// cpu15
module cpu15(CLK, RESET_N, IO65_IN, IO64_OUT, PROM_ADDR, PROM_DATA, HALT);
    input         CLK;
    input         RESET_N;
    input [15:0]  IO65_IN;
    output [15:0] IO64_OUT;
    output [7:0]  PROM_ADDR;
    input [14:0]  PROM_DATA;
    output        HALT;
    wire          CLK_FT;
    wire          CLK_DC;
    wire          CLK_EX;
    wire          CLK_WB;
    wire [7:0]    P_COUNT;
    wire [14:0]   PROM_OUT;
    wire [3:0]    OP_CODE;
    wire [7:0]    OP_DATA;
    wire [15:0]   REG_0;
    wire [15:0]   REG_1;
    wire [15:0]   REG_2;
    wire [15:0]   REG_3;
    wire [15:0]   REG_4;
    wire [15:0]   REG_5;
    wire [15:0]   REG_6;
    wire [15:0]   REG_7;
    wire [2:0]    N_REG_A;
    wire [2:0]    N_REG_B;
    wire [15:0]   REG_A;
    wire [15:0]   REG_B;
    wire [15:0]   RAM_0;
    wire [15:0]   RAM_1;
    wire [15:0]   RAM_2;
    wire [15:0]   RAM_3;
    wire [15:0]   RAM_4;
    wire [15:0]   RAM_5;
    wire [15:0]   RAM_6;
    wire [15:0]   RAM_7;
    wire [7:0]    RAM_ADDR;
    wire [15:0]   RAM_OUT;
    wire [15:0]   REG_IN;
    wire [15:0]   RAM_IN;
    wire          REG_WEN;
    wire          RAM_WEN;
    clock_gen C1(CLK, RESET_N, CLK_FT, CLK_DC, CLK_EX, CLK_WB);
    assign PROM_ADDR = P_COUNT;
    fetch C2(CLK, CLK_FT, PROM_DATA, PROM_OUT);
    decode C3(CLK, CLK_DC, PROM_OUT, OP_CODE, OP_DATA);
    reg_dc C4(CLK, CLK_DC, PROM_OUT[10:8], REG_0, REG_1, REG_2, REG_3, REG_4, REG_5,
  ...
Size in the first run: roughly 2,400 cells after synthesis, about 400 flip-flops, roughly 58 I/O pins, roughly 20,000 um2 of cells after synthesis.
Settings: LEC_CHECK=0, ABC_AREA=1, CAP_MARGIN=20, CORE_ASPECT_RATIO=0.98, CORE_MARGIN=2, CORE_UTILIZATION=71, CTS_CLUSTER_DIAMETER=213, CTS_CLUSTER_SIZE=15, PLACE_DENSITY_LB_ADDON=0.21, SETUP_SLACK_MARGIN=0.63, SLEW_MARGIN=10; clock period 2.17 ns.
run.sh (not shown) runs the stock make flow with config.mk's settings and CLKGATE_MAP_FILE=.
The first run died in clock tree synthesis (4_1_cts), error DPL-0033.
Then changed:
- CORE_ASPECT_RATIO: 0.98 -> default
- CORE_UTILIZATION: 71 -> 72
- CTS_CLUSTER_DIAMETER: 213 -> default
- CTS_CLUSTER_SIZE: 15 -> default
- SETUP_SLACK_MARGIN: 0.63 -> default
- SLEW_MARGIN: 10 -> 20
After rerunning: With this change the flow never finished: it broke off in global routing (5_1_grt); synthesized area does not change; die size goes down slightly; synthesized cell count is unchanged.

* * *

## P
Starting RTL as in the previous note.
Settings: LEC_CHECK=0, CAP_MARGIN=30, CELL_PAD_IN_SITES_DETAIL_PLACEMENT=2, CORE_MARGIN=2, CORE_UTILIZATION=70, CTS_CLUSTER_SIZE=68, GPL_ROUTABILITY_DRIVEN=0, MAX_ROUTING_LAYER=met4, MIN_ROUTING_LAYER=met2, PLACE_DENSITY_LB_ADDON=0.08, SLEW_MARGIN=20, TNS_END_PERCENT=95; clock period 3.25 ns.
What ended P was a tool error in 3_5_place_dp; the run never finished.
Input-level comparison between Q and P:
- PLACE_DENSITY_LB_ADDON no longer set, was 0.08
- CAP_MARGIN now 20, was 30
- MAX_ROUTING_LAYER no longer set, was met4
- SLEW_MARGIN now 40, was 20
- CELL_PAD_IN_SITES_DETAIL_PLACEMENT no longer set, was 2
- CTS_CLUSTER_SIZE now 19, was 68
- TNS_END_PERCENT no longer set, was 95
- GPL_ROUTABILITY_DRIVEN no longer set, was 0
- CORE_UTILIZATION now 31, was 70
- the clock period (ns, I/O delays scaled along) now 4.64, was 3.25
Notes after the runs:
Q | stages: all done | timing, DRC, antenna: all pass
Taking P as the reference point, the die height of Q rises by 49%.
As far as count of buffers inserted at the top-level ports is concerned, Q and P perform about the same.
Diff Q and P: placeable core region lower in P
Diff P -> Q: synthesized area level; synthesized cell count was more or less identical.
Looking at die boundary width, Q sits about 50% above P.
Q -> P: count of library flops with an enable pin delta 0, exact match
Summary — die area, Q relative to P: higher, by 39000 sq um.
Modified inputs, R compared to Q
- CORE_UTILIZATION: 31 -> 70
- MIN_ROUTING_LAYER: met2 -> unset
- CTS_CLUSTER_SIZE: 19 -> unset
- SLEW_MARGIN: 40 -> 20
- the clock period (ns, I/O delays scaled along): 4.64 -> 2.5
Notes after the runs:
R finished every stage; the final checks, however, were not passed, the failures being setup timing.
Total via count in the routed design shrinks by more than 10% when moving from Q to R.
Re maximum fanout encountered on the critical timing path: Q was higher than R.
[R] logic gate fraction of the total cell area fell 0.80 points relative to Q
Max die outline height across Q and R: Q
--- input diff R..S ---
- CORE_UTILIZATION changed from 70 to 66
- SLEW_MARGIN changed from 20 to 40
- the clock period (ns, I/O delays scaled along) changed from 2.5 to 13.1
Results
S: done, clean on timing, DRC and antenna
The higher total power density per cell area of S and R is in R.
Relative to R, hold slack has increased by 0.045 ns in S.
Of the two values seen for startpoint-to-endpoint class of the critical path, register to register was produced by R and primary input to register by S.
Diff R -> S | non-clock buffer count in the final layout | down by more than half
Met2 global-route usage (S over R): decrease, 14 points
[S vs R] total antenna diodes in the routed design: higher in S
Compared with R, S shows a lower reported leakage power.

* * *

Starting RTL as in the previous note.
==> flow/config.mk <==
export PLATFORM = sky130hd
export DESIGN_NAME = cpu15
export DESIGN_NICKNAME = cpu15
export VERILOG_FILES = /design/flow/design.v
export SDC_FILE = /design/flow/constraint.sdc
export NUM_CORES = 4
export LEC_CHECK = 0
export ABC_AREA = 1
export CAP_MARGIN = 20
export CORE_MARGIN = 2
export CORE_UTILIZATION = 72
export CTS_CLUSTER_DIAMETER = 231
export CTS_CLUSTER_SIZE = 41
export PLACE_DENSITY_LB_ADDON = 0.22
export SETUP_SLACK_MARGIN = 0.62
export SLEW_MARGIN = 40
==> flow/constraint.sdc <==
create_clock -name core_clock -period 2.14 [get_ports {CLK}]
set_input_delay 0.4280 -clock core_clock [delete_from_list [all_inputs] [get_ports {CLK}]]
set_output_delay 0.4280 -clock core_clock [all_outputs]
set_load 0.01 [all_outputs]
The first run did not get past clock tree synthesis with DPL-0038.
Change:
Settings changed: ABC_AREA 1 to not set, CTS_CLUSTER_DIAMETER 231 to not set, CTS_CLUSTER_SIZE 41 to not set, PLACE_DENSITY set to 0.65, PLACE_DENSITY_LB_ADDON 0.22 to not set, SETUP_SLACK_MARGIN 0.62 to 0.39, SLEW_MARGIN 40 to 20.
Clock period 2.14 ns to 2.5 ns, I/O delays scaled along.
This time the run failed in global routing, error GRT-0232. Synthesized area is higher by 7.6%. Die size is higher by 7.5%. Synthesized cell count stays flat.
Change:
Settings changed: CELL_PAD_IN_SITES_DETAIL_PLACEMENT set to 2, CORE_UTILIZATION 72 to 40, PLACE_DENSITY 0.65 to not set, SETUP_SLACK_MARGIN 0.39 to not set, TNS_END_PERCENT set to 15.
Clock period 2.5 ns to 10.0 ns, I/O delays scaled along.
Effect: This time the run ran to the end with no violations; area after synthesis is unchanged; synthesized cell count does not change; die area is higher by well over a third.

* * *

Starting RTL as in the previous note.
Settings: LEC_CHECK=0, CAP_MARGIN=20, CORE_MARGIN=2, CORE_UTILIZATION=72, CTS_CLUSTER_DIAMETER=91, PLACE_DENSITY=0.4, SLEW_MARGIN=40; clock period 6.64 ns.
Edit:
--- a/flow/config.mk
+++ b/flow/config.mk
@@ -7,2 +7,3 @@
 export LEC_CHECK = 0
+export ABC_AREA = 1
 export CAP_MARGIN = 20
@@ -11,3 +12,3 @@
 export CTS_CLUSTER_DIAMETER = 91
-export PLACE_DENSITY = 0.4
+export PLACE_DENSITY_LB_ADDON = 0.06
 export SLEW_MARGIN = 40
==> flow/constraint.sdc (replaced) <==
create_clock -name core_clock -period 6.29 [get_ports {CLK}]
set_input_delay 1.2580 -clock core_clock [delete_from_list [all_inputs] [get_ports {CLK}]]
set_output_delay 1.2580 -clock core_clock [all_outputs]
set_load 0.01 [all_outputs]
Effect: Global-route usage came out higher by 0.28 points; flip-flop count stays the same; non-clock buffer count falls by 14; sequential power increases by a few percent.
Edit:
--- a/flow/config.mk
+++ b/flow/config.mk
@@ -7,8 +7,5 @@
 export LEC_CHECK = 0
-export ABC_AREA = 1
 export CAP_MARGIN = 20
 export CORE_MARGIN = 2
-export CORE_UTILIZATION = 72
-export CTS_CLUSTER_DIAMETER = 91
-export PLACE_DENSITY_LB_ADDON = 0.06
+export CORE_UTILIZATION = 40
 export SLEW_MARGIN = 40
==> flow/constraint.sdc (replaced) <==
create_clock -name core_clock -period 3.64 [get_ports {CLK}]
set_input_delay 0.7280 -clock core_clock [delete_from_list [all_inputs] [get_ports {CLK}]]
set_output_delay 0.7280 -clock core_clock [all_outputs]
set_load 0.01 [all_outputs]
=> Power climbs by well over a third. Routed wire length climbs by about a fifth. Final area climbs by roughly a tenth. Utilization drops by 34 points. Clock-buffer cell count is unchanged. Area after synthesis climbs by a little under a tenth. Sequential share of layout area drops by 4.4 points.
Edit:
--- a/flow/config.mk
+++ b/flow/config.mk
@@ -8,4 +8,7 @@
 export CAP_MARGIN = 20
+export CORE_ASPECT_RATIO = 0.9
 export CORE_MARGIN = 2
-export CORE_UTILIZATION = 40
+export CORE_UTILIZATION = 72
+export PLACE_DENSITY_LB_ADDON = 0.21
+export SETUP_SLACK_MARGIN = 1.76
 export SLEW_MARGIN = 40
==> flow/constraint.sdc (replaced) <==
create_clock -name core_clock -period 6.31 [get_ports {CLK}]
set_input_delay 1.2620 -clock core_clock [delete_from_list [all_inputs] [get_ports {CLK}]]
set_output_delay 1.2620 -clock core_clock [all_outputs]
set_load 0.01 [all_outputs]
The changed run went through all stages and came out clean.
Clock power came out lower by well over a third.
Combinational power came out lower by well over a third.
Routed wire length came out lower by roughly a tenth.
Setup slack gets better by 2.6 ns.
Die size came out lower by well over a third.
Worst hold slack gets better by 0.016 ns.
Final area came out lower by a few percent.
Utilization came out higher by 34 points.
Edit:
--- a/flow/config.mk
+++ b/flow/config.mk
@@ -8,7 +8,4 @@
 export CAP_MARGIN = 20
-export CORE_ASPECT_RATIO = 0.9
 export CORE_MARGIN = 2
-export CORE_UTILIZATION = 72
-export PLACE_DENSITY_LB_ADDON = 0.21
-export SETUP_SLACK_MARGIN = 1.76
+export CORE_UTILIZATION = 40
 export SLEW_MARGIN = 40
==> flow/constraint.sdc (replaced) <==
create_clock -name core_clock -period 2.35 [get_ports {CLK}]
set_input_delay 0.4700 -clock core_clock [delete_from_list [all_inputs] [get_ports {CLK}]]
set_output_delay 0.4700 -clock core_clock [all_outputs]
set_load 0.01 [all_outputs]
=> The changed run produced a layout that fails on setup timing. Clock-buffer cell count came out higher by 18. Critical path depth stays the same. Worst hold slack gets worse by 0.24 ns. Routed wire length came out higher by roughly a tenth. Worst setup slack gets worse by 3.3 ns. Fmax came out higher by a quarter to a third.
Edit:
--- a/flow/config.mk
+++ b/flow/config.mk
@@ -9,3 +9,3 @@
 export CORE_MARGIN = 2
-export CORE_UTILIZATION = 40
+export CORE_UTILIZATION = 52
 export SLEW_MARGIN = 40
==> flow/constraint.sdc (replaced) <==
create_clock -name core_clock -period 3.64 [get_ports {CLK}]
set_input_delay 0.7280 -clock core_clock [delete_from_list [all_inputs] [get_ports {CLK}]]
set_output_delay 0.7280 -clock core_clock [all_outputs]
set_load 0.01 [all_outputs]
The new run went through all stages and came out clean.
Wire length fell by 4.2%.
Maximum frequency fell by 16%.
Clock skew goes up by 0.010 ns.
Total power went down by 36%.
Global-route usage goes up by 6.8 points.
Final area falls by 9.2%.
Die area goes down by 23%.
Worst setup slack is better by 0.79 ns.
Count of clock-buffer cells in the layout stays the same.
Power and IR drop assume default switching activity.
